$ cat design/flow/run.sh
#!/bin/bash
# the make line also repeats each setting of config.mk as NAME=value (left out here)
make -C /OpenROAD-flow-scripts/flow DESIGN_CONFIG=/design/flow/config.mk WORK_HOME=/design/flow/orfs CLKGATE_MAP_FILE= finish
$ cat design/flow/config.mk
export PLATFORM = sky130hd
export DESIGN_NAME = calc_top
export DESIGN_NICKNAME = calc_top
export VERILOG_FILES = /design/flow/design.v
export SDC_FILE = /design/flow/constraint.sdc
export NUM_CORES = 4
export LEC_CHECK = 0
export CAP_MARGIN = 25
export CORE_MARGIN = 7
export CORE_UTILIZATION = 35
export GPL_TIMING_DRIVEN = 1
export PLACE_DENSITY_LB_ADDON = 0.04
export SETUP_SLACK_MARGIN = 2.82
export SLEW_MARGIN = 20
$ cat design/flow/constraint.sdc
create_clock -name core_clock -period 43.2 [get_ports {clk}]
set_input_delay 8.6400 -clock core_clock [delete_from_list [all_inputs] [get_ports {clk}]]
set_output_delay 8.6400 -clock core_clock [all_outputs]
set_load 0.01 [all_outputs]
$ cat design/flow/design.v
module fa(
input a,input b,input ci, output s, output co
);
reg s_out,c_out;
always @(*)
begin
s_out=a^b^ci;
c_out=a&b|a&ci|b&ci;
end
assign s=s_out;
assign co=c_out;
endmodule
module add17bit_2sComp(
   input 		     [16:0]		A,
	input 		     [16:0]		B,
	input 		         		ci,
	output		     [16:0]		calculate_out
);
wire [16:0] s;
wire [16:0] co;
fa fa0(A[0],B[0],ci,s[0],co[0]);
fa fa1(A[1],B[1],co[0],s[1],co[1]);
fa fa2(A[2],B[2],co[1],s[2],co[2]);
fa fa3(A[3],B[3],co[2],s[3],co[3]);
fa fa4(A[4],B[4],co[3],s[4],co[4]);
fa fa5(A[5],B[5],co[4],s[5],co[5]);
fa fa6(A[6],B[6],co[5],s[6],co[6]);
fa fa7(A[7],B[7],co[6],s[7],co[7]);
fa fa8(A[8],B[8],co[7],s[8],co[8]);
fa fa9(A[9],B[9],co[8],s[9],co[9]);
fa fa10(A[10],B[10],co[9],s[10],co[10]);
fa fa11(A[11],B[11],co[10],s[11],co[11]);
fa fa12(A[12],B[12],co[11],s[12],co[12]);
fa fa13(A[13],B[13],co[12],s[13],co[13]);
fa fa14(A[14],B[14],co[13],s[14],co[14]);
fa fa15(A[15],B[15],co[14],s[15],co[15]);
fa fa16(A[16],B[16],co[15],s[16],co[16]);
assign calculate_out[16:0]=s;
endmodule 
module add20bit_2sComp(
   input 		     [19:0]		A,
	input 		     [19:0]		B,
	input 		         		ci,
	output		     [19:0]		calculate_out
);
wire [19:0] s;
wire [19:0] co;
fa fa0(A[0],B[0],ci,s[0],co[0]);
fa fa1(A[1],B[1],co[0],s[1],co[1]);
fa fa2(A[2],B[2],co[1],s[2],co[2]);
fa fa3(A[3],B[3],co[2],s[3],co[3]);
fa fa4(A[4],B[4],co[3],s[4],co[4]);
fa fa5(A[5],B[5],co[4],s[5],co[5]);
fa fa6(A[6],B[6],co[5],s[6],co[6]);
fa fa7(A[7],B[7],co[6],s[7],co[7]);
fa fa8(A[8],B[8],co[7],s[8],co[8]);
fa fa9(A[9],B[9],co[8],s[9],co[9]);
fa fa10(A[10],B[10],co[9],s[10],co[10]);
fa fa11(A[11],B[11],co[10],s[11],co[11]);
fa fa12(A[12],B[12],co[11],s[12],co[12]);
fa fa13(A[13],B[13],co[12],s[13],co[13]);
fa fa14(A[14],B[14],co[13],s[14],co[14]);
fa fa15(A[15],B[15],co[14],s[15],co[15]);
fa fa16(A[16],B[16],co[15],s[16],co[16]);
fa fa17(A[17],B[17],co[16],s[17],co[17]);
fa fa18(A[18],B[18],co[17],s[18],co[18]);
fa fa19(A[19],B[19],co[18],s[19],co[19]);
assign calculate_out[19:0]=s;
endmodule 
module bin2bcd
(
	input wire [9:0] bin,
	output wire [3:0] bcd2,bcd1,bcd0,
	output reg neg
);
reg [9:0] abs_bin, rem, ones;
reg [3:0] tens, honds;
always @ (*) begin
	if (bin[9] == 1'b1) 
		begin
		abs_bin = (~bin) + 10'b00_0000_0001;
		neg = 1'b1;
		end
	else 
		begin
		abs_bin = bin;
		neg = 1'b0;
		end
	if (abs_bin >= 10'd500)
		begin
		honds = 4'h5;
		rem = abs_bin - 10'd500; 
		end 
	else if (abs_bin >= 10'd400 && abs_bin < 10'd500)
	   begin
		honds = 4'h4;
		rem = abs_bin - 10'd400;
		end
	else if (abs_bin >= 10'd300 && abs_bin < 10'd400)
	   begin
		honds = 4'h3;
		rem = abs_bin - 10'd300;
		end
	else if (abs_bin >= 10'd200 && abs_bin < 10'd300)
	   begin
		honds = 4'h2;
		rem = abs_bin - 10'd200;
		end
	else if (abs_bin >= 10'd100 && abs_bin < 10'd200)
	   begin
		honds = 4'h1;
		rem = abs_bin - 10'd100;
		end
	else 
	   begin
		honds = 4'h0;
		rem = abs_bin;
		end
	if (rem >= 10'd090)
		begin
		tens = 4'h9;
		ones = rem - 10'd090;
		end
	else if (rem >= 10'd080 && rem < 10'd090)
		begin
		tens = 4'h8;
		ones = rem - 10'd080;
		end
	else if (rem >= 10'd070 && rem < 10'd080)
		begin
		tens = 4'h7;
		ones = rem - 10'd070;
		end
	else if (rem >= 10'd060 && rem < 10'd070)
		begin
		tens = 4'h6;
		ones = rem - 10'd060;
		end
	else if (rem >= 10'd050 && rem < 10'd060)
		begin
		tens = 4'h5;
		ones = rem - 10'd050;
		end
	else if (rem >= 10'd040 && rem < 10'd050)
		begin
		tens = 4'h4;
		ones = rem - 10'd040;
		end
	else if (rem >= 10'd030 && rem < 10'd040)
		begin
		tens = 4'h3;
		ones = rem - 10'd030;
		end
	else if (rem >= 10'd020 && rem < 10'd030)
		begin
		tens = 4'h2;
		ones = rem - 10'd020;
		end
	else if (rem >= 10'd010 && rem < 10'd020)
		begin
		tens = 4'h1;
		ones = rem - 10'd010;
		end
	else 
		begin
		tens = 4'h0;
		ones = rem;
		end
end
assign bcd0 = ones [3:0];
assign bcd1 = tens;
assign bcd2 = honds;
endmodule 
module edge_detection ( 
input clock, 
input input_signal, 
output reg rising_transition
);
reg n; 
wire rising_transition_c;
assign rising_transition_c = ~n & input_signal;
always @(posedge clock) begin 
n                 <= input_signal; 
rising_transition <= rising_transition_c; 
end
endmodule
module cal(
input clk,
input [1:0] KEY,
input [6:2] SW,
input [15:0] smooth_out,
output [1:0] LEDR,
output reg nothing,
output reg [9:0] BCD_in
);
reg enable1;
reg enable2;
reg state_c, state;
reg [15:0] operand1, operand2;
wire [16:0] num1, num2, num3, num4;
wire [16:0] calculate_out1, calculate_out2;
wire load, reset;
wire reset_edge, load_edge;
assign reset = ~KEY[0];
assign load = ~KEY[1];
edge_detection my_edge1(.clock(clk),.input_signal(reset),.rising_transition(reset_edge));
edge_detection my_edge2(.clock(clk),.input_signal(load),.rising_transition(load_edge));
reg [1:0] LED;
assign LEDR[1:0] = LED[1:0];
always @ (*) begin
state_c = state;
LED = 2'b01;
enable1 = 1'b0;
enable2 = 1'b0;
case (state)
1'b0:begin LED = 2'b01; if (load_edge == 1'b1) begin state_c = 1'b1; enable1 = 1'b1; end end
1'b1:begin LED = 2'b10; if (load_edge == 1'b1) begin state_c = 1'b0; enable2 = 1'b1; end end
endcase
if (reset_edge == 1'b1) begin
state_c = 1'b0;
LED = 2'b01;
end
end
always @ (posedge clk) begin
	state <= state_c;
	if (enable1 == 1'b1) begin
		operand1 <= smooth_out;
	end
	if (enable2 == 1'b1) begin
		operand2 <= smooth_out;
   end
end
parameter smooth = 5'b00_001;
parameter operand_1 = 5'b00_010;
parameter operand_2 = 5'b00_100;
parameter add = 5'b01_000;
parameter sub = 5'b10_000;
assign num1 = {operand1[15],operand1};
assign num2 = {operand2[15],operand2};
assign num3 = {operand1[15],operand1};
assign num4 = ~({operand2[15],operand2});
always @ (*) begin
	case (SW[6:2])
	smooth: begin
		BCD_in = smooth_out[9:0];
		nothing = 1'b0;
	end
	operand_1: begin
		BCD_in = operand1[9:0];
		nothing = 1'b0;
	end
	operand_2: begin
		BCD_in = operand2[9:0];
		nothing = 1'b0;
	end
	add: begin
		BCD_in = calculate_out1[9:0];
		nothing = 1'b0;
	end
	sub: begin
		BCD_in = calculate_out2[9:0];
		nothing = 1'b0;
	end
	default: begin
		BCD_in = 10'd0;
		nothing = 1'b1;
	end
	endcase
end
add17bit_2sComp my_add(.A(num1), .B(num2), .ci(1'b0), .calculate_out(calculate_out1));
add17bit_2sComp my_sub(.A(num3), .B(num4), .ci(1'b1), .calculate_out(calculate_out2));
endmodule 
module seg7(
	output		     [7:0]		HEX0,
	output		     [7:0]		HEX1,
	output		     [7:0]		HEX2,
	output		     [7:0]		HEX3,
	output		     [7:0]		HEX4,
	output		     [7:0]		HEX5,
	input                      clk,
	input                      rst,
	input                      nothing,
   input 		     [11:0]		display,
	input                      neg
);
  reg [31:0] out; 
  reg [12:0] count, count_c;  
always @(count or rst) begin
		count_c = count + 13'd1;
		if (count == 13'd4400) begin
		count_c = 13'd0;
		end
		if (rst == 1'b1) begin
		count_c = 13'd0;
		end
end
always @ (posedge clk) begin
	count <= count_c;
end
always @(*) begin
	 case (display [3:0])  
	 4'b0000: begin 
	 out [7:0] = 8'b11000000; 
	 end 
	 4'b0001: begin 
	 out [7:0] = 8'b11111001; 
	 end 
	 4'b0010: begin 
	 out [7:0] = 8'b10100100; 
	 end 
	 4'b0011: begin 
	 out [7:0] = 8'b10110000; 
	 end 
	 4'b0100: begin 
	 out [7:0] = 8'b10011001; 
	 end 
	 4'b0101: begin 
	 out [7:0]= 8'b10010010; 
	 end 
	 4'b0110: begin 
	 out [7:0]= 8'b10000010; 
	 end 
	 4'b0111: begin 
	 out [7:0]= 8'b11111000; 
	 end
	 4'b1000: begin 
	 out [7:0]= 8'b10000000; 
	 end 
	 4'b1001: begin 
	 out [7:0]= 8'b10010000; 
	 end 
	 4'b1010: begin 
	 out [7:0]= 8'b10001000; 
	 end 
	 4'b1011: begin 
	 out [7:0]= 8'b10000011; 
	 end
	 4'b1100: begin 
	 out [7:0]= 8'b11000110; 
	 end 
	 4'b1101: begin 
	 out [7:0]= 8'b10100001; 
	 end 
	 4'b1110: begin 
	 out [7:0]= 8'b10000110; 
	 end 
	 4'b1111: begin 
	 out [7:0]= 8'b10001110; 
	 end
	 default: begin 
	 out [7:0]= 8'b11111111; 
	 end 
	 endcase 
	 case (display [7:4])  
	 4'b0000: begin 
	 out [15:8]= 8'b11000000; 
	 end 
	 4'b0001: begin 
	 out [15:8]= 8'b11111001; 
	 end 
	 4'b0010: begin 
	 out [15:8]= 8'b10100100; 
	 end 
	 4'b0011: begin 
	 out [15:8]= 8'b10110000; 
	 end 
	 4'b0100: begin 
	 out [15:8]= 8'b10011001; 
	 end 
	 4'b0101: begin 
	 out [15:8]= 8'b10010010; 
	 end 
	 4'b0110: begin 
	 out [15:8]= 8'b10000010; 
	 end 
	 4'b0111: begin 
	 out [15:8]= 8'b11111000; 
	 end
	 4'b1000: begin 
	 out [15:8]= 8'b10000000; 
	 end 
	 4'b1001: begin 
	 out [15:8]= 8'b10010000; 
	 end 
	 4'b1010: begin 
	 out [15:8]= 8'b10001000; 
	 end 
	 4'b1011: begin 
	 out [15:8]= 8'b10000011; 
	 end
	 4'b1100: begin 
	 out [15:8]= 8'b11000110; 
	 end 
	 4'b1101: begin 
	 out [15:8]= 8'b10100001; 
	 end 
	 4'b1110: begin 
	 out [15:8]= 8'b10000110; 
	 end 
	 4'b1111: begin 
	 out [15:8]= 8'b10001110; 
	 end
	 default: begin 
	 out [15:8]= 8'b11111111; 
	 end 
	 endcase 
	 case (display [11:8])  
	 4'b0000: begin 
	 out [23:16]= 8'b11000000; 
	 end 
	 4'b0001: begin 
	 out [23:16]= 8'b11111001; 
	 end 
	 4'b0010: begin 
	 out [23:16]= 8'b10100100; 
	 end 
	 4'b0011: begin 
	 out [23:16]= 8'b10110000; 
	 end 
	 4'b0100: begin 
	 out [23:16]= 8'b10011001; 
	 end 
	 4'b0101: begin 
	 out [23:16]= 8'b10010010; 
	 end 
	 4'b0110: begin 
	 out [23:16]= 8'b10000010; 
	 end 
	 4'b0111: begin 
	 out [23:16]= 8'b11111000; 
	 end
	 4'b1000: begin 
	 out [23:16]= 8'b10000000; 
	 end 
	 4'b1001: begin 
	 out [23:16]= 8'b10010000; 
	 end 
	 4'b1010: begin 
	 out [23:16]= 8'b10001000; 
	 end 
	 4'b1011: begin 
	 out [23:16]= 8'b10000011; 
	 end
	 4'b1100: begin 
	 out [23:16]= 8'b11000110; 
	 end 
	 4'b1101: begin 
	 out [23:16]= 8'b10100001; 
	 end 
	 4'b1110: begin 
	 out [23:16]= 8'b10000110; 
	 end 
	 4'b1111: begin 
	 out [23:16]= 8'b10001110; 
	 end
	 default: begin 
	 out [23:16]= 8'b11111111; 
	 end 
	 endcase 
	 case (neg)
	 1'b1: begin
	 out [31:24]= 8'b10111111;
	 end
	 default: begin 
	 out [31:24]= 8'b11111111; 
	 end 
	 endcase
    if (nothing == 1'b1) begin 
	 if (count <= 13'd2200) begin
	 out [7:0] = 8'b1011_1111;
	 out[15:8] = 8'b1011_1111;
	 out[23:16] = 8'b1011_1111; 
	 out[31:24] = 8'b1011_1111;
	 end 
	 else begin
	 out [7:0] = 8'b1111_1111;
	 out[15:8] = 8'b1111_1111;
	 out[23:16] = 8'b1111_1111; 
	 out[31:24] = 8'b1111_1111;
	 end
	 end
 end 
assign HEX0[7:0]=out[7:0];
assign HEX1[7:0]=out[15:8];
assign HEX2[7:0]=out[23:16];
assign HEX3[7:0]=out[31:24];
assign HEX4[7:0]= 8'b11111111;
assign HEX5[7:0]= 8'b11111111;
endmodule
module smooth_filter(
input clk,
input reset,
input [15:0] in,
input [1:0] SW,
output [15:0] out
);
reg [6:0] count, count_c;
wire en;
always @(reset or count) begin
	if (reset == 1'b1) begin
		count_c = 7'd0;
	end
	else begin
		count_c = count + 7'd1;
	end
end
assign en = (count == 7'd99);
reg [15:0] r1, r2, r3, r4, r5, r6, r7, r8, r9, r10, r11, r12, r13, r14, r15, r16;
always @ (posedge clk) begin
	count <= count_c;
	if (en == 1'b1) begin
		r1 <= in;
		r2 <= r1;
		r3 <= r2;
		r4 <= r3;
		r5 <= r4;
		r6 <= r5;
		r7 <= r6;
		r8 <= r7;
		r9 <= r8;
		r10 <= r9;
		r11 <= r10;
		r12 <= r11;
		r13 <= r12;
		r14 <= r13;
		r15 <= r14;
		r16 <= r15;
	end
end
reg [19:0] sum;
wire [19:0] num1, num2, num3, num4, num5, num6, num7, num8;
wire [19:0] num9, num10, num11, num12, num13, num14, num15, num16;
wire ci=1'b0;
wire [19:0] calculate_out1, calculate_out2, calculate_out3, calculate_out4,
            calculate_out5, calculate_out6, calculate_out7, calculate_out8,
				calculate_out9, calculate_out10, calculate_out11, calculate_out12,
				calculate_out13, calculate_out14, calculate_out15;
assign num1 = {{4{r1[15]}},r1};
assign num2 = {{4{r2[15]}},r2};
assign num3 = {{4{r3[15]}},r3};
assign num4 = {{4{r4[15]}},r4};
assign num5 = {{4{r5[15]}},r5};
assign num6 = {{4{r6[15]}},r6};
assign num7 = {{4{r7[15]}},r7};
assign num8 = {{4{r8[15]}},r8};
assign num9 = {{4{r9[15]}},r9};
assign num10 = {{4{r10[15]}},r10};
assign num11 = {{4{r11[15]}},r11};
assign num12 = {{4{r12[15]}},r12};
assign num13 = {{4{r13[15]}},r13};
assign num14 = {{4{r14[15]}},r14};
assign num15 = {{4{r15[15]}},r15};
assign num16 = {{4{r16[15]}},r16};
always @(*) begin
	sum = num1;
	case (SW[1:0]) 
	2'b00:begin 
		sum = num1;
	end
	2'b01:begin
		sum = calculate_out1;
		sum = sum >> 1; 
	end
	2'b10:begin
		sum = calculate_out3;
		sum = sum >> 2;  
	end
	2'b11:begin
		sum = calculate_out15;
		sum = sum >> 4;  
	end
	endcase 
end
assign out = sum[15:0];
add20bit_2sComp my_adder1 (.A(num1),.B(num2),.ci(ci),.calculate_out(calculate_out1));
add20bit_2sComp my_adder2 (.A(calculate_out1),.B(num3),.ci(ci),.calculate_out(calculate_out2));
add20bit_2sComp my_adder3(.A(calculate_out2),.B(num4),.ci(ci),.calculate_out(calculate_out3));
add20bit_2sComp my_adder4(.A(calculate_out3),.B(num5),.ci(ci),.calculate_out(calculate_out4));
add20bit_2sComp my_adder5 (.A(calculate_out4),.B(num6),.ci(ci),.calculate_out(calculate_out5));
add20bit_2sComp my_adder6(.A(calculate_out5),.B(num7),.ci(ci),.calculate_out(calculate_out6));
add20bit_2sComp my_adder7(.A(calculate_out6),.B(num8),.ci(ci),.calculate_out(calculate_out7));
add20bit_2sComp my_adder8 (.A(calculate_out7),.B(num9),.ci(ci),.calculate_out(calculate_out8));
add20bit_2sComp my_adder9(.A(calculate_out8),.B(num10),.ci(ci),.calculate_out(calculate_out9));
add20bit_2sComp my_adder10(.A(calculate_out9),.B(num11),.ci(ci),.calculate_out(calculate_out10));
add20bit_2sComp my_adder11(.A(calculate_out10),.B(num12),.ci(ci),.calculate_out(calculate_out11));
add20bit_2sComp my_adder12(.A(calculate_out11),.B(num13),.ci(ci),.calculate_out(calculate_out12));
add20bit_2sComp my_adder13(.A(calculate_out12),.B(num14),.ci(ci),.calculate_out(calculate_out13));
add20bit_2sComp my_adder14(.A(calculate_out13),.B(num15),.ci(ci),.calculate_out(calculate_out14));
add20bit_2sComp my_adder15(.A(calculate_out14),.B(num16),.ci(ci),.calculate_out(calculate_out15));
endmodule 
module calc_top (
   input              clk,
   input              rst,
   input      [15:0]  data_x,
   input      [1:0]   KEY,
   input      [6:0]   SW,
   output     [7:0]   HEX0,
   output     [7:0]   HEX1,
   output     [7:0]   HEX2,
   output     [7:0]   HEX3,
   output     [7:0]   HEX4,
   output     [7:0]   HEX5,
   output     [1:0]   LEDR
   );
wire [3:0] bcd2, bcd1, bcd0;
wire neg;
wire [15:0] smooth_out;
wire nothing;
wire [9:0] BCD_in;
smooth_filter my_filter (.clk(clk), .reset(rst), .in(data_x[15:0]), .SW(SW[1:0]), .out(smooth_out));
cal my_cal (.clk(clk), .KEY(KEY), .SW(SW[6:2]), .smooth_out(smooth_out), .LEDR(LEDR[1:0]), .nothing(nothing), .BCD_in(BCD_in));
bin2bcd my_bin2bcd (.bin(BCD_in), .bcd2(bcd2), .bcd1(bcd1), .bcd0(bcd0), .neg(neg));
seg7 my_seg7 (.HEX0(HEX0), .HEX1(HEX1), .HEX2(HEX2), .HEX3(HEX3), .HEX4(HEX4), .HEX5(HEX5), .clk(clk), .rst(rst), .nothing(nothing), .display({bcd2, bcd1, bcd0}), .neg(neg));
endmodule
==> results_dict.tcl, run 1 <==
# place-and-route summary
set metrics [dict create \
    crit_path_start "my_filter.r1[0]" \
    worstSetupPathType "reg2out" \
    rrSetupSlack_ns 27.70 \
    grt_overflow 0 \
    ys_sh_adder 0.262 \
    ioPinCount 77 \
    syn_inst 1298 \
    ant_nets 0 \
    power-top-group "registers" \
    routed_via_density 5.00 \
    wl_met1_um 19200 \
    pg_seq_uw 284 \
    antenna_found_initial 3 \
    cts_buffers 35 \
    netlist_area_um2 17600 \
    powerClk_uw 276 \
    reg2reg_depth 35 \
    cts.reportedPaths.clkPinSlew_ns 0.05 \
    dieArea_um2 56800 \
    whs_path_depth 1 \
    p_switching_uw 213 \
    route.met3.wl_um 1760 \
    top_area_cell "edfxtp_1" \
    max_slew.worst_pin.slew_ns 0.961 \
    power.total_uw 717 \
    synth_seq_share 0.444 \
    finalClockPeriodUsage 0.747 \
    floorplanUtilization 0.353 \
    crit_cells 58 \
    yosysWarnings 6 \
    grt_max_degree 73 \
    wl_per_cell_um 19.0 \
    cp_slowest_cell "nor4_2" \
    top_logic_kind "adder cells" \
    edf_count 244 \
    cts_resized 0 \
    worstPathArrival_ns 23.64 \
    max_slew_margin 0.359 \
    cp-start-kind "flop" \
    cts_hold_buf 0 \
    min_period_ns 32.28 \
    peakVddDrop_mv 0.0286 \
    post-dp-hpwl_um 29600 \
    synth_async_sr_flop_share 0 \
    die_x_um 238 \
    routed_wl_um 39200 \
    wl_met2_um 17400 \
    setup_violations 0 \
    warnings 59 \
    yosys.area_share.simple 0.0938 \
    synthTopCellsByArea "edfxtp_1 42%, fa_1 22%, ha_1 4.1%, dfxtp_1 2.8%, inv_1 2.7%" \
    cts.path.max_buffers 3 \
    cts.sinks 269 \
    pwr-share-clk 0.385 \
    fill_cells 4745 \
    clkLatencyLatePin_ns 0.53 \
    cap_violations 0 \
    mux_share 0.0155 \
    grt_pass1_wl_um 63500 \
    grt_pass1_vias 10800 \
    area.growth.synth_to_final_pct 12.9 \
    ys_chip_area_um2 17600 \
    drt_first_pass_iters 4 \
    fp-row-count 82 \
    r2r-start "my_filter.r1[0]" \
    vias 10300 \
    flop_cell "edfxtp_1" \
    power.internal_uw 504 \
    synth.top_cells.by_count "244 x edfxtp_1, 193 x fa_1, 125 x inv_1" \
    fin_tns_setup_ns 0 \
    critPathCapture "HEX0[1]" \
    fin_skew_ns 0.0159 \
    slowest_delay_ns 0.77 \
    min-delay-start "my_cal.my_edge1.n" \
    rsz0062_at_grt "no" \
    gp_congestion 0.825 \
    dp_cells 1998 \
    post_cts_buffers 0 \
    fmax_mhz 31.0 \
    p_per_area_nw_per_um2 36.1 \
    p_comb_frac 0.220 \
    top_layer "met5" \
    synthXorXnorAreaFrac 0.0273 \
    ys.flops 269 \
    grt_usage 0.140 \
    status "complete, no violations" \
    required_ns 34.56 \
    hp-class "reg2reg" \
    synth.distinct_cells 99 \
    path_buffers 7 \
    ctsRootBufferMaster "clkbuf_16" \
    pwr-share-seq 0.396 \
    drc_errors 0 \
    htreeDepth 2 \
    crit_path_end_kind "output pin" \
    fin_cells 2060 \
    synth_top_area_share 0.416 \
    critPathMaxFanout 11 \
    critPathTopFamily "adder cells" \
    die_h_um 238 \
    synth_top_cell_by_count "edfxtp_1" \
    p_leak_nw 7.31 \
    synthAoiAreaFrac 0.108 \
    p_comb_uw 157 \
    core-area_um2 50000 \
    path_common_cell "fa_1" \
    port_buffers 48 \
    avgSynthCellArea_um2 13.6 \
    final_hold_viol_count 0 \
    cts_tree "yes" \
    drv_slew 0 \
    post-place-ws_ns 11.38 \
    switching_share 0.297 \
    ys_cells 1298 \
    r2r_end "my_cal.operand1[9]" \
    fin_ws_ns 10.92 \
    worst_hold_path.endpoint "my_cal.my_edge1.rising_transition" \
    layout.nets 1642 \
    drt_iter0_markers 676 \
]
[final cells by class]
cell class,count,area [um^2],share of cell area
multi-input cells,867,9040,0.455
flip-flops and latches,269,7830,0.394
clock buffers,47,973,0.0489
well taps,672,841,0.0423
repair buffers,64,618,0.0311
inverters,127,477,0.0240
clock inverters,13,108,0.00541
diodes,1,2.50,0.000126
[metrics by stage]
stage | cell area [um^2] | hold WS (ns) | util
floorplan | 17700 | 0.363 | -
global placement | 18800 | 0.368 | 0.376
detailed placement | 18800 | 0.367 | 0.376
CTS | 19900 | 0.374 | 0.398
global route | 19900 | 0.395 | 0.398
finish | 19900 | 0.374 | 0.398
[routing by layer]
metal  vias up  track usage
met1      5209        0.209
met5         -            0
met3        62       0.0270
met2       193        0.208
met4         4       0.0395
li1       4839            -
==> inputs of run 2 (changes only) <==
Settings changed: ABC_AREA from default to 1, CAP_MARGIN 25 to 15, CORE_MARGIN 7 to 2, CORE_UTILIZATION 35 to 72, GPL_TIMING_DRIVEN 1 to default, PLACE_DENSITY from default to 0.95, PLACE_DENSITY_LB_ADDON 0.04 to default, SETUP_SLACK_MARGIN 2.82 to default.
Clock period 43.2 ns to 21.3 ns, I/O delays scaled along.
==> run 2 against run 1 <==
Compared with the run above:
- the flow now stops in global routing
- die area shrank 57%
- synthesized area shrank 4.4%
- synthesized cell count up 11%
==> results_dict.tcl, run 2 <==
# yosys + openroad results
set metrics [dict create \
    ys_cells 1435 \
    synthXorXnorAreaFrac 0.0125 \
    ys_chip_area_um2 16800 \
    top_area_cell "edfxtp_1" \
    cts_buffers 27 \
    netlist_area_um2 16800 \
    top_logic_kind "adder cells" \
    post-dp-hpwl_um 33400 \
    floorplanUtilization 0.740 \
    fp-row-count 55 \
    yosysWarnings 6 \
    htreeDepth 1 \
    stop_stage "global routing" \
    cts.path.max_buffers 3 \
    cts_hold_buf 0 \
    ioPinCount 77 \
    synth_async_sr_flop_share 0 \
    synthTopCellsByArea "edfxtp_1 43%, fa_1 23%, nand2_1 6.6%, inv_1 4.6%, ha_1 4.3%" \
    post-place-ws_ns -1.77 \
    synth_seq_share 0.465 \
    tool.error "[ERROR GRT-0116] Global routing finished with congestion. Check the congestion regions in the DRC Viewer." \
    cts.sinks 269 \
    yosys.area_share.simple 0.139 \
    ys_sh_adder 0.272 \
    synth_top_cell_by_count "nand2_1" \
    grt_overflow 82 \
    grt_usage 0.668 \
    ctsRootBufferMaster "clkbuf_16" \
    synth.top_cells.by_count "294 x nand2_1, 244 x edfxtp_1, 205 x inv_1" \
    flop_cell "edfxtp_1" \
    edf_count 244 \
    die_x_um 157 \
    port_buffers 48 \
    synth.distinct_cells 57 \
    avgSynthCellArea_um2 11.7 \
    core-area_um2 22800 \
    synth_top_area_share 0.435 \
    ys.flops 269 \
    dieArea_um2 24600 \
    dp_cells 1912 \
    die_h_um 157 \
    gp_congestion 0.897 \
    synthAoiAreaFrac 0.0448 \
    syn_inst 1435 \
    mux_share 0 \
    status "did not finish" \
]
[run 2: timing repair]
action,4_1_cts
pin swaps,115
resized,211
cloned,2
setup buffers,35
endpoints found under the setup margin,21
[run 2: stage by stage]
stage	TNS [ns]	util	instance area, um^2	hold slack [ns]
after floorplan	-0.0640	-	17300	0.363
after global placement	-12.51	0.828	18900	0.367
after CTS	-18.92	0.902	20500	0.406
after detailed placement	-24.85	0.828	18900	0.384
[run 2: per-layer routing]
metal / global-route usage / overflow
met1: 0.681 / 0
met3: 0.468 / 6
met4: 0.667 / 37
met5: 0.108 / 0
met2: 0.863 / 39
==> inputs of run 3 (changes only) <==
Settings changed: ABC_AREA 1 to default, CAP_MARGIN 15 to 20, CORE_UTILIZATION 72 to 48, PLACE_DENSITY 0.95 to default.
Clock period 21.3 ns to 16.5 ns, I/O delays scaled along.
==> run 3 against run 2 <==
Compared with the run above:
- now fails the layout checks on negative setup slack
- synthesized area up 4.6%
- synthesized cell count down 9.5%
- die area up 55%
==> results_dict.tcl, run 3 <==
# place-and-route summary
set metrics [dict create \
    status "failed layout checks" \
    so_faults "negative setup slack" \
    path_buffers 13 \
    power.total_mw 2.23 \
    cp-start-kind "flop" \
    power-top-group "combinational logic" \
    synth_seq_share 0.444 \
    layout.nets 1919 \
    drt_iter0_markers 585 \
    powerClk_uw 679 \
    ys_sh_adder 0.262 \
    final_area_um2 23100 \
    cts_tree "yes" \
    p_leak_nw 8.74 \
    final_hold_viol_count 0 \
    rsz0062_at_grt "yes" \
    power.internal_mw 1.54 \
    setup_violations 22 \
    min_period_ns 22.12 \
    antenna_found_initial 1 \
    grt_usage 0.224 \
    p_comb_uw 806 \
    post-dp-hpwl_um 31700 \
    p_switching_uw 684 \
    warnings 62 \
    min-delay-start "my_cal.my_edge2.n" \
    worstSetupPathType "reg2out" \
    grt_max_degree 88 \
    pwr-share-seq 0.333 \
    mux_share 0.0155 \
    cts.path.max_buffers 3 \
    synthAoiAreaFrac 0.108 \
    fin_skew_ns 0.0364 \
    slowest_delay_ns 0.58 \
    grt_pass1_vias 12700 \
    worst_hold_path.endpoint "my_cal.my_edge2.rising_transition" \
    peakVddDrop_mv 0.0942 \
    max_slew.worst_pin.slew_ns 1.28 \
    r2r-start "my_filter.r2[0]" \
    fmax_mhz 45.2 \
    syn_inst 1298 \
    synth_top_area_share 0.416 \
    ctsRootBufferMaster "clkbuf_16" \
    synthTopCellsByArea "edfxtp_1 42%, fa_1 22%, ha_1 4.1%, dfxtp_1 2.8%, inv_1 2.7%" \
    ys_cells 1298 \
    floorplanUtilization 0.485 \
    ant_nets 0 \
    cts.sinks 269 \
    synth.top_cells.by_count "244 x edfxtp_1, 193 x fa_1, 125 x inv_1" \
    diodes 0 \
    hp-class "reg2reg" \
    synthXorXnorAreaFrac 0.0273 \
    cap_violations 0 \
    path_common_cell "fa_2" \
    routed_wl_um 41700 \
    placed_area_um2 20900 \
    die_x_um 196 \
    ioPinCount 77 \
    edf_count 244 \
    top_area_cell "edfxtp_1" \
    drv_slew 0 \
    switching_share 0.307 \
    cp_slowest_cell "fa_2" \
    grt_pass1_wl_um 67300 \
    clkLatencyLatePin_ns 0.59 \
    cts_hold_buf 0 \
    synth_async_sr_flop_share 0 \
    r2r_end "my_cal.operand2[9]" \
    synth.distinct_cells 99 \
    area.growth.synth_to_final_pct 31.0 \
    max_slew_margin 0.143 \
    die_h_um 196 \
    core-area_um2 36300 \
    cts_buffers 31 \
    yosys.area_share.simple 0.0938 \
    netlist_area_um2 17600 \
    worstPathArrival_ns 18.82 \
    crit_cells 61 \
    gp_congestion 0.940 \
    vias 11600 \
    critPathMaxFanout 6 \
    fin_ws_ns -5.62 \
    crit_path_end_kind "output pin" \
    dieArea_um2 38300 \
    critPathCapture "HEX0[0]" \
    drt_first_pass_iters 4 \
    critPathTopFamily "adder cells" \
    finalClockPeriodUsage 1.34 \
    htreeDepth 1 \
    yosysWarnings 6 \
    avgSynthCellArea_um2 13.6 \
    pg_seq_uw 743 \
    p_per_area_nw_per_um2 96.5 \
    required_ns 13.20 \
    synth_top_cell_by_count "edfxtp_1" \
    routed_via_density 5.45 \
    crit_path_start "my_filter.r2[0]" \
    port_buffers 48 \
    fp-row-count 70 \
    top_logic_kind "adder cells" \
    wl_per_cell_um 19.5 \
    pwr-share-clk 0.305 \
    cts.reportedPaths.clkPinSlew_ns 0.06 \
    flop_cell "edfxtp_1" \
    reg2reg_depth 35 \
    ys_chip_area_um2 17600 \
    grt_overflow 0 \
    p_comb_frac 0.362 \
    whs_path_depth 1 \
    rrSetupSlack_ns 2.72 \
    ys.flops 269 \
    drc_errors 0 \
]
[run 3: through the flow]
| step | worst slack (ns) | util | cells | setup TNS (ns) | hold slack [ns] |
|---|---|---|---|---|---|
| after global placement | -5.65 | 0.574 | 2028 | -99.38 | 0.369 |
| final | -5.62 | 0.635 | 2134 | -99.58 | 0.383 |
| after global routing | -6.20 | 0.635 | 2134 | -111.90 | 0.411 |
| after floorplan | -4.70 | - | 1323 | -76.12 | 0.363 |
| after CTS | -5.82 | 0.622 | 2124 | -106.77 | 0.385 |
| after detailed placement | -5.82 | 0.574 | 2028 | -103.86 | 0.368 |
[run 3: area by class of cell]
cell class / instances / area (um^2)
inverter: 127 / 502
fill: 2839 / 13300
multi-input combinational: 867 / 10400
clock inverter: 15 / 145
timing repair buffer: 345 / 2720
clock buffer: 43 / 872
tap: 468 / 586
sequential: 269 / 7830
[run 3: routing by layer]
metal | routed length, um | vias to the layer above | global-route usage | part of all wire
met5 | 16 | - | 0 | 0.00038
met4 | 1290 | 2 | 0.0690 | 0.031
met3 | 1870 | 83 | 0.0344 | 0.045
met2 | 20200 | 253 | 0.369 | 0.49
met1 | 18300 | 5911 | 0.309 | 0.44
li1 | - | 5385 | - | -
[run 3: timing repair]
item,CTS,global route
setup buffers,38,20
resized,209,88
pin swaps,99,86
setup endpoints to repair,22,22
==> inputs of run 4 (changes only) <==
Settings changed: CORE_UTILIZATION 48 to 40.
Clock period 16.5 ns to 26.2 ns, I/O delays scaled along.
==> run 4 against run 3 <==
Compared with the run above:
- now clean on timing, DRC and antenna
- setup slack better by 6.4 ns
- synthesized area stayed put
- synthesized cell count stayed put
- routed wire length is 11% lower
- critical endpoint is now HEX1[4]
- largest power group is now registers
==> results_dict.tcl, run 4 <==
# place-and-route summary
set metrics [dict create \
    final_hold_viol_count 0 \
    power.internal_uw 869 \
    p_comb_uw 355 \
    ant_nets 0 \
    cts_buffers 28 \
    gp_congestion 0.914 \
    synthXorXnorAreaFrac 0.0273 \
    fill_cells 3823 \
    netlist_area_um2 17600 \
    crit_path_end_kind "output pin" \
    routed_via_density 5.20 \
    synth_top_cell_by_count "edfxtp_1" \
    ys.flops 269 \
    antenna_found_initial 0 \
    cts.sinks 269 \
    critPathMaxFanout 6 \
    fin_skew_ns 0.0103 \
    htreeDepth 1 \
    ys_chip_area_um2 17600 \
    path_common_cell "fa_1" \
    status "complete, no violations" \
    cp_slowest_cell "fa_1" \
    max_slew.worst_pin.slew_ns 1.04 \
    synth.distinct_cells 99 \
    ys_sh_adder 0.262 \
    synth_async_sr_flop_share 0 \
    synth_seq_share 0.444 \
    yosys.area_share.simple 0.0938 \
    synthTopCellsByArea "edfxtp_1 42%, fa_1 22%, ha_1 4.1%, dfxtp_1 2.8%, inv_1 2.7%" \
    vias 10900 \
    required_ns 20.96 \
    p_leak_nw 7.95 \
    placed_area_um2 19600 \
    top_area_cell "edfxtp_1" \
    clkLatencyLatePin_ns 0.55 \
    p_per_area_nw_per_um2 58.5 \
    whs_path_depth 1 \
    finalClockPeriodUsage 0.970 \
    min-delay-start "my_cal.my_edge2.n" \
    cts_hold_buf 0 \
    peakVddDrop_mv 0.0419 \
    syn_inst 1298 \
    die_x_um 214 \
    powerClk_uw 392 \
    post-place-ws_ns 0.0208 \
    ctsRootBufferMaster "clkbuf_16" \
    layout.nets 1773 \
    reg2reg_depth 36 \
    cts.reportedPaths.clkPinSlew_ns 0.06 \
    area.growth.synth_to_final_pct 17.8 \
    max_slew_margin 0.301 \
    pwr-share-clk 0.322 \
    p_comb_frac 0.292 \
    edf_count 244 \
    warnings 59 \
    grt_max_degree 82 \
    wl_per_cell_um 17.6 \
    top_logic_kind "adder cells" \
    synth_top_area_share 0.416 \
    drv_slew 0 \
    path_buffers 12 \
    ioPinCount 77 \
    ys_cells 1298 \
    yosysWarnings 6 \
    grt_pass1_wl_um 61500 \
    die_h_um 214 \
    busiest_layer "met2" \
    drt_iter0_markers 853 \
    cp-start-kind "flop" \
    dieArea_um2 45800 \
    met2_usage 0.262 \
    switching_share 0.285 \
    p_switching_uw 346 \
    cts_tree "yes" \
    floorplanUtilization 0.407 \
    crit_path_start "my_filter.r1[0]" \
    synthAoiAreaFrac 0.108 \
    port_buffers 48 \
    power-top-group "registers" \
    grt_pass1_vias 11600 \
    r2r_end "my_cal.operand2[9]" \
    cap_violations 0 \
    pg_seq_uw 468 \
    drt_first_pass_iters 5 \
    post-dp-hpwl_um 28600 \
    flop_cell "edfxtp_1" \
    crit_cells 63 \
    final_area_um2 20800 \
    grt_util_met1 0.245 \
    drc_errors 0 \
    fmax_mhz 39.4 \
    grt_overflow 0 \
    core-area_um2 43300 \
    slowest_delay_ns 0.57 \
    grt_usage 0.166 \
    worstPathArrival_ns 20.16 \
    critPathTopFamily "adder cells" \
    hp-class "reg2reg" \
    synth.top_cells.by_count "244 x edfxtp_1, 193 x fa_1, 125 x inv_1" \
    diodes 0 \
    mux_share 0.0155 \
    r2r-start "my_filter.r1[0]" \
    critPathCapture "HEX1[4]" \
    avgSynthCellArea_um2 13.6 \
    cts.path.max_buffers 3 \
    min_period_ns 25.40 \
    fp-row-count 76 \
    setup_violations 0 \
    worstSetupPathType "reg2out" \
    routed_wl_um 37000 \
    rrSetupSlack_ns 11.55 \
    use_met3 0.0204 \
    worst_hold_path.endpoint "my_cal.my_edge2.rising_transition" \
    fin_ws_ns 0.799 \
    pwr-share-seq 0.385 \
]
-- run 4: through the flow --
step                       util  hold WS (ns)  instances  power (mW)   TNS, ns
final                     0.480         0.390       2101        1.21         0
after global routing      0.480         0.395       2101        1.28  -0.00502
after CTS                 0.477         0.390       2098        1.22         0
after detailed placement  0.454         0.379       2040       0.812         0
after global placement    0.454         0.371       2040       0.809         0
after floorplan               -         0.363       1323       0.662         0
-- run 4: layer usage --
metal | up-vias | wire length (um)
met5 | - | 0
met4 | 0 | 899
met3 | 63 | 1540
met2 | 236 | 17100
met1 | 5542 | 17400
li1 | 5088 | -
-- run 4: what timing repair did --
item,in CTS,in global routing
setup buffers,7,3
pin swaps,5,10
endpoints found under the setup margin,14,14
gates resized,12,24
-- run 4: area by class of cell --
cell class / instances / area, um^2 / share of cell area
tap: 585 / 732 / 0.0353
timing repair buffer: 202 / 1650 / 0.0797
inverter: 127 / 477 / 0.0230
clock buffer: 40 / 767 / 0.0369
clock inverter: 11 / 131 / 0.00633
multi-input combinational: 867 / 9170 / 0.442
sequential: 269 / 7830 / 0.377
==> inputs of run 5 (changes only) <==
Settings changed: CAP_MARGIN 20 to 30, CELL_PAD_IN_SITES_DETAIL_PLACEMENT from default to 2, CELL_PAD_IN_SITES_GLOBAL_PLACEMENT from default to 3, CORE_MARGIN 2 to 7, CORE_UTILIZATION 40 to 53, GPL_TIMING_DRIVEN from default to 0, PLACE_DENSITY from default to 0.76.
Clock period 26.2 ns to 34.5 ns, I/O delays scaled along.
==> run 5 against run 4 <==
Compared with the run above:
- the flow now stops in global routing
- die area shrank 16%
- synthesized cell count is the same
- synthesized area is the same
==> results_dict.tcl, run 5 <==
# yosys + openroad results
set metrics [dict create \
    edf_count 244 \
    floorplanUtilization 0.540 \
    grt_usage 0.643 \
    stop_stage "global routing" \
    die_h_um 196 \
    synth_top_area_share 0.416 \
    grt_overflow 161 \
    synth.top_cells.by_count "244 x edfxtp_1, 193 x fa_1, 125 x inv_1" \
    syn_inst 1298 \
    gp_congestion 0.878 \
    flop_cell "edfxtp_1" \
    top_logic_kind "adder cells" \
    dieArea_um2 38600 \
    htreeDepth 1 \
    die_x_um 196 \
    synthXorXnorAreaFrac 0.0273 \
    cts_resized 0 \
    synth.distinct_cells 99 \
    synthAoiAreaFrac 0.108 \
    ioPinCount 77 \
    ctsRootBufferMaster "clkbuf_16" \
    yosys.area_share.simple 0.0938 \
    mux_share 0.0155 \
    cts_hold_buf 0 \
    synth_top_cell_by_count "edfxtp_1" \
    ys_sh_adder 0.262 \
    port_buffers 45 \
    top_area_cell "edfxtp_1" \
    post-dp-hpwl_um 52600 \
    cts.path.max_buffers 3 \
    cts_buffers 31 \
    yosysWarnings 6 \
    status "did not finish" \
    post_cts_buffers 0 \
    synthTopCellsByArea "edfxtp_1 42%, fa_1 22%, ha_1 4.1%, dfxtp_1 2.8%, inv_1 2.7%" \
    ys_cells 1298 \
    core-area_um2 32600 \
    avgSynthCellArea_um2 13.6 \
    tool.error "[ERROR GRT-0232] Routing congestion too high. Check the congestion heatmap in the GUI." \
    ys_chip_area_um2 17600 \
    fp-row-count 66 \
    ys.flops 269 \
    cts.sinks 269 \
    synth_async_sr_flop_share 0 \
    synth_seq_share 0.444 \
    netlist_area_um2 17600 \
]
## run 5: metal layers
metal / GRT overflow / GRT usage
met5: 1 / 0.0497
met4: 81 / 0.675
met3: 0 / 0.435
met2: 76 / 0.850
met1: 3 / 0.638
## run 5: metrics by stage
stage,area [um^2],cells,setup slack (ns)
after floorplan,17700,1323,7.77
after global placement,18700,1810,2.48
after detailed placement,18900,1846,2.59
after CTS,20000,1903,0.776
==> inputs of run 6 (changes only) <==
Settings changed: ABC_AREA from default to 1, CAP_MARGIN 30 to 15, CELL_PAD_IN_SITES_DETAIL_PLACEMENT 2 to default, CELL_PAD_IN_SITES_GLOBAL_PLACEMENT 3 to default, CORE_MARGIN 7 to 2, CORE_UTILIZATION 53 to 72, GPL_TIMING_DRIVEN 0 to default, PLACE_DENSITY 0.76 to default, SETUP_SLACK_MARGIN from default to 5.0.
Clock period 34.5 ns to 20.5 ns, I/O delays scaled along.
==> run 6 against run 5 <==
Compared with the run above:
- the run again fails in global routing
- synthesized area is 4.4% lower
- synthesized cell count grew 11%
- die area down 36%
==> results_dict.tcl, run 6 <==
# yosys + openroad results
set metrics [dict create \
    status "did not finish" \
    edf_count 244 \
    core-area_um2 22800 \
    grt_usage 0.700 \
    post-dp-hpwl_um 31300 \
    synthTopCellsByArea "edfxtp_1 43%, fa_1 23%, nand2_1 6.6%, inv_1 4.6%, ha_1 4.3%" \
    post-place-ws_ns -2.03 \
    top_logic_kind "adder cells" \
    avgSynthCellArea_um2 11.7 \
    cts.sinks 269 \
    synth_top_area_share 0.435 \
    yosysWarnings 6 \
    synth_top_cell_by_count "nand2_1" \
    synth_async_sr_flop_share 0 \
    netlist_area_um2 16800 \
    placed_area_um2 19100 \
    die_x_um 157 \
    stop_stage "global routing" \
    synthXorXnorAreaFrac 0.0125 \
    fp-row-count 55 \
    ys_cells 1435 \
    dieArea_um2 24600 \
    cts.path.max_buffers 3 \
    synth_seq_share 0.465 \
    top_area_cell "edfxtp_1" \
    synth.top_cells.by_count "294 x nand2_1, 244 x edfxtp_1, 205 x inv_1" \
    cts_buffers 27 \
    gp_congestion 0.921 \
    grt_overflow 73 \
    port_buffers 48 \
    die_h_um 157 \
    yosys.area_share.simple 0.139 \
    htreeDepth 1 \
    ys.flops 269 \
    mux_share 0 \
    ioPinCount 77 \
    tool.error "[ERROR GRT-0232] Routing congestion too high. Check the congestion heatmap in the GUI." \
    ctsRootBufferMaster "clkbuf_16" \
    syn_inst 1435 \
    synthAoiAreaFrac 0.0448 \
    floorplanUtilization 0.740 \
    flop_cell "edfxtp_1" \
    synth.distinct_cells 57 \
    ys_sh_adder 0.272 \
    cts_hold_buf 0 \
    ys_chip_area_um2 16800 \
]
## run 6: what timing repair did
item,CTS
gates resized,206
cloned,1
setup buffers,43
pin swaps,93
endpoints found under the setup margin,22
## run 6: metal layers
| layer | GRT overflow | track usage |
|---|---|---|
| met1 | 0 | 0.713 |
| met3 | 0 | 0.490 |
| met2 | 40 | 0.897 |
| met5 | 0 | 0.147 |
| met4 | 33 | 0.713 |
## run 6: stage by stage
stage	setup TNS [ns]	utilization	hold slack, ns	cells
2_1_floorplan	-4.33	-	0.363	1460
3_3_place_gp	-17.12	0.837	0.367	1916
3_5_place_dp	-29.76	0.837	0.384	1916
4_1_cts	-33.77	0.914	0.400	2010
==> inputs of run 7 (changes only) <==
Settings changed: CAP_MARGIN 15 to 20, CTS_CLUSTER_DIAMETER from default to 92, CTS_CLUSTER_SIZE from default to 13, PLACE_DENSITY_LB_ADDON from default to 0.27, SETUP_SLACK_MARGIN 5.0 to -0.04.
Clock period 20.5 ns to 22.8 ns, I/O delays scaled along.
==> run 7 against run 6 <==
Compared with the run above:
- die area unchanged
- synthesized area unchanged
- synthesized cell count unchanged
- the layout now fails its checks (negative setup slack)
==> results_dict.tcl, run 7 <==
# place-and-route summary
set metrics [dict create \
    port_buffers 48 \
    synth.distinct_cells 57 \
    avgSynthCellArea_um2 11.7 \
    synth_top_cell_by_count "nand2_1" \
    route.met3.wl_um 8480 \
    floorplanUtilization 0.740 \
    reg2reg_depth 40 \
    p_leak_nw 8.29 \
    hp-class "reg2reg" \
    p_comb_uw 484 \
    synthXorXnorAreaFrac 0.0125 \
    crit_cells 75 \
    r2r-start "my_filter.r2[0]" \
    slowest_delay_ns 0.82 \
    power.internal_uw 931 \
    cts_tree "yes" \
    drt_first_pass_iters 9 \
    routed_via_density 6.80 \
    pwr-share-clk 0.277 \
    powerClk_uw 391 \
    path_common_cell "fa_2" \
    ant_nets 0 \
    critPathCapture "HEX0[1]" \
    setup_violations 20 \
    worst_hold_path.endpoint "my_cal.my_edge2.rising_transition" \
    worstPathArrival_ns 19.84 \
    htreeDepth 1 \
    fmax_mhz 41.0 \
    path_buffers 13 \
    ioPinCount 77 \
    min_period_ns 24.40 \
    peakVddDrop_mv 0.0847 \
    final_hold_viol_count 0 \
    p_switching_uw 482 \
    cp-start-kind "flop" \
    critPathTopFamily "adder cells" \
    drc_errors 0 \
    warnings 63 \
    rsz0062_at_grt "yes" \
    ys_chip_area_um2 16800 \
    die_h_um 157 \
    ctsRootBufferMaster "clkbuf_16" \
    pwr-share-seq 0.381 \
    so_faults "negative setup slack" \
    cts.path.max_buffers 3 \
    dieArea_um2 24600 \
    cts.reportedPaths.clkPinSlew_ns 0.07 \
    combGateArea_um2 9180 \
    status "failed layout checks" \
    wl_per_cell_um 30.5 \
    fin_ws_ns -1.60 \
    p_comb_frac 0.342 \
    gp_congestion 0.882 \
    drt_iter0_markers 2281 \
    mux_share 0 \
    max_slew.worst_pin.slew_ns 1.11 \
    rrSetupSlack_ns 7.34 \
    top_layer "met5" \
    post-place-ws_ns -1.16 \
    grt_pass1_wl_um 72400 \
    pg_seq_uw 538 \
    synthTopCellsByArea "edfxtp_1 43%, fa_1 23%, nand2_1 6.6%, inv_1 4.6%, ha_1 4.3%" \
    whs_path_depth 1 \
    yosysWarnings 6 \
    synth_top_area_share 0.435 \
    yosys.area_share.simple 0.139 \
    power-top-group "registers" \
    edf_count 244 \
    synth_seq_share 0.465 \
    fin_skew_ns 0.0277 \
    synthAoiAreaFrac 0.0448 \
    top_area_cell "edfxtp_1" \
    drv_slew 0 \
    core-area_um2 22800 \
    grt_usage 0.406 \
    ys_cells 1435 \
    min-delay-start "my_cal.my_edge2.n" \
    post-dp-hpwl_um 26800 \
    p_per_area_nw_per_um2 68.1 \
    synth.top_cells.by_count "294 x nand2_1, 244 x edfxtp_1, 205 x inv_1" \
    die_x_um 157 \
    synth_async_sr_flop_share 0 \
    grt_max_degree 177 \
    critPathMaxFanout 7 \
    antenna_found_initial 3 \
    routed_wl_um 60600 \
    vias 13500 \
    wl_met1_um 17100 \
    fp-row-count 55 \
    ys.flops 269 \
    crit_path_start "my_filter.r2[0]" \
    syn_inst 1435 \
    cts_hold_buf 0 \
    worstSetupPathType "reg2out" \
    clkLatencyLatePin_ns 0.55 \
    max_slew_margin 0.263 \
    area.growth.synth_to_final_pct 23.1 \
    grt_overflow 0 \
    cts_buffers 24 \
    cp_slowest_cell "fa_1" \
    cap_violations 0 \
    switching_share 0.341 \
    required_ns 18.24 \
    final_core_util 0.911 \
    layout.nets 1944 \
    finalClockPeriodUsage 1.07 \
    ys_sh_adder 0.272 \
    grt_pass1_vias 13000 \
    flop_area_um2 7830 \
    top_logic_kind "adder cells" \
    wl_met2_um 27800 \
    cts.sinks 269 \
    flop_cell "edfxtp_1" \
    r2r_end "my_cal.operand2[9]" \
    netlist_area_um2 16800 \
    fill_cells 712 \
    crit_path_end_kind "output pin" \
]
## run 7: final cells by class
type | count | area share
Inverter | 231 | 0.0431
Sequential cell | 269 | 0.377
Clock inverter | 1 | 0.000181
Timing Repair Buffer | 211 | 0.0853
Clock buffer | 35 | 0.0324
Antenna cell | 1 | 0.000121
Multi-Input combinational cell | 929 | 0.443
Tap cell | 313 | 0.0189
## run 7: timing repair
item	4_1_cts	5_1_grt
setup buffers	17	30
endpoints found under the setup margin	21	21
gates cloned	1	2
pin swaps	116	117
gates resized	221	229
## run 7: layer usage
| metal | GRT usage | vias to the layer above |
|---|---|---|
| met3 | 0.113 | 593 |
| li1 | - | 5101 |
| met2 | 0.687 | 1485 |
| met1 | 0.440 | 6355 |
| met4 | 0.295 | 4 |
| met5 | 0 | - |
## run 7: metrics by stage
step | TNS [ns] | hold slack, ns | instance area [um^2] | power, mW | std cells
6_report | -22.83 | 0.427 | 20700 | 1.41 | 1990
5_1_grt | -25.51 | 0.435 | 20700 | 1.44 | 1989
4_1_cts | -0.161 | 0.412 | 19800 | 1.24 | 1960
3_5_place_dp | -15.25 | 0.398 | 18500 | 0.855 | 1906
3_3_place_gp | -7.34 | 0.370 | 18500 | 0.845 | 1906
2_1_floorplan | 0 | 0.363 | 16900 | 0.736 | 1460
==> inputs of run 8 (changes only) <==
Settings changed: ABC_AREA 1 to default, CAP_MARGIN 20 to 0, CTS_CLUSTER_DIAMETER 92 to 31, CTS_CLUSTER_SIZE 13 to default, HOLD_SLACK_MARGIN from default to -0.09, PLACE_DENSITY_LB_ADDON 0.27 to default, SETUP_SLACK_MARGIN -0.04 to 1.98, TNS_END_PERCENT from default to 5.
Clock period 22.8 ns to 21.8 ns, I/O delays scaled along.
==> run 8 against run 7 <==
Compared with the run above:
- die area is 4.5% higher
- the flow now stops in global routing
- synthesized area increased by 4.6%
- synthesized cell count fell by 9.5%
==> results_dict.tcl, run 8 <==
# yosys + openroad results
set metrics [dict create \
    yosys.area_share.simple 0.0938 \
    ioPinCount 77 \
    synth_async_sr_flop_share 0 \
    post-dp-hpwl_um 39800 \
    cts_buffers 49 \
    synth_top_area_share 0.416 \
    ys.flops 269 \
    ys_cells 1298 \
    cts_hold_buf 0 \
    synth_top_cell_by_count "edfxtp_1" \
    ys_chip_area_um2 17600 \
    stop_stage "global routing" \
    ctsRootBufferMaster "clkbuf_16" \
    floorplanUtilization 0.729 \
    post-place-ws_ns -2.31 \
    synthAoiAreaFrac 0.108 \
    top_logic_kind "adder cells" \
    edf_count 244 \
    synth.top_cells.by_count "244 x edfxtp_1, 193 x fa_1, 125 x inv_1" \
    port_buffers 48 \
    htreeDepth 2 \
    cts.path.max_buffers 3 \
    ys_sh_adder 0.262 \
    flop_cell "edfxtp_1" \
    core-area_um2 24200 \
    syn_inst 1298 \
    gp_congestion 0.954 \
    grt_overflow 873 \
    synth.distinct_cells 99 \
    synthXorXnorAreaFrac 0.0273 \
    status "did not finish" \
    die_h_um 160 \
    fp-row-count 57 \
    die_x_um 160 \
    avgSynthCellArea_um2 13.6 \
    synthTopCellsByArea "edfxtp_1 42%, fa_1 22%, ha_1 4.1%, dfxtp_1 2.8%, inv_1 2.7%" \
    grt_usage 0.820 \
    netlist_area_um2 17600 \
    synth_seq_share 0.444 \
    yosysWarnings 6 \
    cts.sinks 269 \
    tool.error "[ERROR GRT-0116] Global routing finished with congestion. Check the congestion regions in the DRC Viewer." \
    dieArea_um2 25700 \
    mux_share 0.0155 \
    top_area_cell "edfxtp_1" \
]
-- run 8: per-layer routing --
| metal | GRT usage | overflow |
|---|---|---|
| met1 | 0.796 | 17 |
| met2 | 1.03 | 577 |
| met3 | 0.626 | 13 |
| met4 | 0.853 | 265 |
| met5 | 0.337 | 1 |
-- run 8: through the flow --
| stage | instances | TNS (ns) | cell area (um^2) | hold slack, ns | power, mW |
|---|---|---|---|---|---|
| after floorplan | 1323 | -1.66 | 18300 | 0.363 | 0.818 |
| after global placement | 1826 | -18.76 | 20200 | 0.368 | 0.985 |
| after detailed placement | 1826 | -30.22 | 20200 | 0.391 | 1.00 |
| after CTS | 1941 | -33.47 | 22500 | 0.386 | 1.92 |
-- run 8: repair_timing --
item	4_1_cts
setup endpoints to repair	22
hold endpoints to repair	0
gates resized	132
pin swaps	84
buffers inserted	24
==> inputs of run 9 (changes only) <==
Settings changed: CAP_MARGIN 0 to 20, CELL_PAD_IN_SITES_DETAIL_PLACEMENT from default to 0, CORE_UTILIZATION 72 to 40, CTS_CLUSTER_DIAMETER 31 to default, CTS_CLUSTER_SIZE from default to 88, GPL_TIMING_DRIVEN from default to 0, HOLD_SLACK_MARGIN -0.09 to -0.02, SETUP_SLACK_MARGIN 1.98 to default, TNS_END_PERCENT 5 to 90.
Clock period 21.8 ns to 41.0 ns, I/O delays scaled along.
==> run 9 against run 8 <==
Compared with the run above:
- now clean on timing, DRC and antenna
- die area increased by 78%
- synthesized area unchanged
- synthesized cell count unchanged
==> results_dict.tcl, run 9 <==
# place-and-route summary
set metrics [dict create \
    finalClockPeriodUsage 0.783 \
    r2r_end "my_cal.operand1[9]" \
    ys.flops 269 \
    diodes 0 \
    cp_slowest_cell "nor4_2" \
    ant_nets 0 \
    cts.sinks 269 \
    synth_async_sr_flop_share 0 \
    drv_slew 0 \
    max_slew.worst_pin.slew_ns 1.10 \
    min_period_ns 32.10 \
    vias 10700 \
    p_leak_nw 7.55 \
    synthXorXnorAreaFrac 0.0273 \
    fin_tns_setup_ns 0 \
    drt_first_pass_iters 5 \
    p_switching_uw 208 \
    synth_seq_share 0.444 \
    fin_skew_ns 0.0227 \
    crit_path_start "my_filter.r1[0]" \
    pwr-share-seq 0.416 \
    drc_errors 0 \
    pwr-share-clk 0.349 \
    cts_hold_buf 0 \
    synth.top_cells.by_count "244 x edfxtp_1, 193 x fa_1, 125 x inv_1" \
    post-dp-hpwl_um 29000 \
    cts_resized 0 \
    r2r-start "my_filter.r1[0]" \
    core-area_um2 43300 \
    cts.reportedPaths.clkPinSlew_ns 0.06 \
    use_met3 0.0271 \
    ys_sh_adder 0.262 \
    cap_violations 0 \
    syn_inst 1298 \
    critPathCapture "HEX0[1]" \
    dieArea_um2 45800 \
    hp-class "reg2reg" \
    die_h_um 214 \
    wl_per_cell_um 17.9 \
    mux_share 0.0155 \
    worstSetupPathType "reg2out" \
    switching_share 0.290 \
    area.growth.synth_to_final_pct 13.6 \
    power.internal_uw 510 \
    synth_top_area_share 0.416 \
    whs_path_depth 1 \
    reg2reg_depth 35 \
    cts.path.max_buffers 3 \
    clkLatencyLatePin_ns 0.55 \
    peakVddDrop_mv 0.0307 \
    rrSetupSlack_ns 25.75 \
    required_ns 32.80 \
    setup_violations 0 \
    synth_top_cell_by_count "edfxtp_1" \
    routed_wl_um 36400 \
    status "complete, no violations" \
    ctsRootBufferMaster "clkbuf_16" \
    floorplanUtilization 0.407 \
    ys_chip_area_um2 17600 \
    grt_pass1_wl_um 60100 \
    synthAoiAreaFrac 0.108 \
    grt_pass1_vias 11100 \
    rsz0062_at_grt "no" \
    busiest_layer "met2" \
    p_comb_uw 168 \
    min-delay-start "my_cal.my_edge2.n" \
    worstPathArrival_ns 23.90 \
    drt_iter0_markers 714 \
    final_hold_viol_count 0 \
    power-top-group "registers" \
    edf_count 244 \
    routed_via_density 5.27 \
    ys_cells 1298 \
    path_buffers 6 \
    max_slew_margin 0.262 \
    pg_seq_uw 299 \
    grt_overflow 0 \
    top_area_cell "edfxtp_1" \
    die_x_um 214 \
    path_common_cell "fa_1" \
    fill_cells 3875 \
    crit_path_end_kind "output pin" \
    port_buffers 45 \
    worst_hold_path.endpoint "my_cal.my_edge2.rising_transition" \
    layout.nets 1711 \
    slowest_delay_ns 0.69 \
    critPathMaxFanout 11 \
    post_cts_buffers 0 \
    antenna_found_initial 1 \
    synth.distinct_cells 99 \
    holdWs_ns 0.381 \
    powerClk_uw 251 \
    top_logic_kind "adder cells" \
    cts_tree "yes" \
    warnings 59 \
    yosys.area_share.simple 0.0938 \
    fp-row-count 76 \
    flop_cell "edfxtp_1" \
    htreeDepth 1 \
    cts_buffers 28 \
    ioPinCount 77 \
    crit_cells 58 \
    grt_util_met1 0.240 \
    yosysWarnings 6 \
    netlist_area_um2 17600 \
    cp-start-kind "flop" \
    avgSynthCellArea_um2 13.6 \
    gp_congestion 0.898 \
    critPathTopFamily "adder cells" \
    fmax_mhz 31.2 \
    p_per_area_nw_per_um2 35.9 \
    p_comb_frac 0.235 \
    grt_usage 0.162 \
    synthTopCellsByArea "edfxtp_1 42%, fa_1 22%, ha_1 4.1%, dfxtp_1 2.8%, inv_1 2.7%" \
    grt_max_degree 14 \
    met2_usage 0.251 \
]
==> run 9: area by class of cell <==
type / instances / area (um^2) / area share
plain buffers: 60 / 377 / 0.0188
clock buffers: 36 / 802 / 0.0401
clock inverters: 11 / 100 / 0.00500
inverters: 127 / 477 / 0.0238
multi-input cells: 867 / 9050 / 0.452
flip-flops and latches: 269 / 7830 / 0.391
well taps: 585 / 732 / 0.0366
repair buffers: 80 / 647 / 0.0323
==> run 9: per-stage QoR <==
| step | utilization | instances | cell area, um^2 | power (mW) | setup WS (ns) |
|---|---|---|---|---|---|
| floorplan | - | 1323 | 17700 | 0.423 | 12.97 |
| global placement | 0.437 | 1953 | 18900 | 0.469 | 8.40 |
| detailed placement | 0.442 | 1988 | 19100 | 0.471 | 9.68 |
| CTS | 0.463 | 2035 | 20000 | 0.724 | 8.97 |
| global route | 0.463 | 2035 | 20000 | 0.753 | 7.69 |
| finish | 0.463 | 2035 | 20000 | 0.718 | 8.90 |
==> run 9: metal layers <==
layer / routed length [um] / share of wire
met1: 16800 / 0.46
met2: 16800 / 0.46
met3: 2090 / 0.057
met4: 699 / 0.019
met5: 12 / 0.00033
==> inputs of run 10 (changes only) <==
Settings changed: CELL_PAD_IN_SITES_DETAIL_PLACEMENT 0 to default, CORE_UTILIZATION 40 to 72, CTS_CLUSTER_DIAMETER from default to 364, CTS_CLUSTER_SIZE 88 to 98, GPL_TIMING_DRIVEN 0 to default, HOLD_SLACK_MARGIN -0.02 to default, PLACE_DENSITY from default to 0.41, TNS_END_PERCENT 90 to 10.
Clock period 41.0 ns to 16.5 ns, I/O delays scaled along.
==> run 10 against run 9 <==
Compared with the run above:
- the run now fails in global routing
- die area is 44% lower
- synthesized area stayed put
- synthesized cell count stayed put
==> results_dict.tcl, run 10 <==
# yosys + openroad results
set metrics [dict create \
    synth.distinct_cells 99 \
    syn_inst 1298 \
    core-area_um2 24200 \
    avgSynthCellArea_um2 13.6 \
    cts.path.max_buffers 3 \
    netlist_area_um2 17600 \
    synth_top_area_share 0.416 \
    gp_congestion 0.970 \
    status "did not finish" \
    top_area_cell "edfxtp_1" \
    grt_overflow 129 \
    cts_hold_buf 0 \
    yosys.area_share.simple 0.0938 \
    top_logic_kind "adder cells" \
    tool.error "[ERROR GRT-0232] Routing congestion too high. Check the congestion heatmap in the GUI." \
    ys_cells 1298 \
    post-place-ws_ns -7.33 \
    htreeDepth 1 \
    floorplanUtilization 0.729 \
    synthAoiAreaFrac 0.108 \
    synth_async_sr_flop_share 0 \
    edf_count 244 \
    synth.top_cells.by_count "244 x edfxtp_1, 193 x fa_1, 125 x inv_1" \
    yosysWarnings 6 \
    ys_sh_adder 0.262 \
    ys.flops 269 \
    synth_seq_share 0.444 \
    die_h_um 160 \
    post-dp-hpwl_um 38300 \
    synthXorXnorAreaFrac 0.0273 \
    mux_share 0.0155 \
    dieArea_um2 25700 \
    ctsRootBufferMaster "clkbuf_16" \
    cts_buffers 6 \
    ioPinCount 77 \
    grt_usage 0.716 \
    synth_top_cell_by_count "edfxtp_1" \
    stop_stage "global routing" \
    fp-row-count 57 \
    port_buffers 48 \
    cts.sinks 269 \
    flop_cell "edfxtp_1" \
    synthTopCellsByArea "edfxtp_1 42%, fa_1 22%, ha_1 4.1%, dfxtp_1 2.8%, inv_1 2.7%" \
    ys_chip_area_um2 17600 \
    die_x_um 160 \
]
-- run 10: per-stage QoR --
step / cell area [um^2] / cells
after floorplan: 17700 / 1323
after global placement: 20100 / 1888
after detailed placement: 20100 / 1888
after CTS: 21400 / 1922
-- run 10: timing repair --
item,4_1_cts
resized,344
buffers inserted,27
endpoints found under the setup margin,22
pin swaps,152
-- run 10: per-layer routing --
layer,overflow,GRT usage
met5,1,0.148
met4,61,0.737
met3,0,0.489
met2,66,0.909
met1,1,0.744
No activity file was given, so power comes from the tool's default toggle rates.
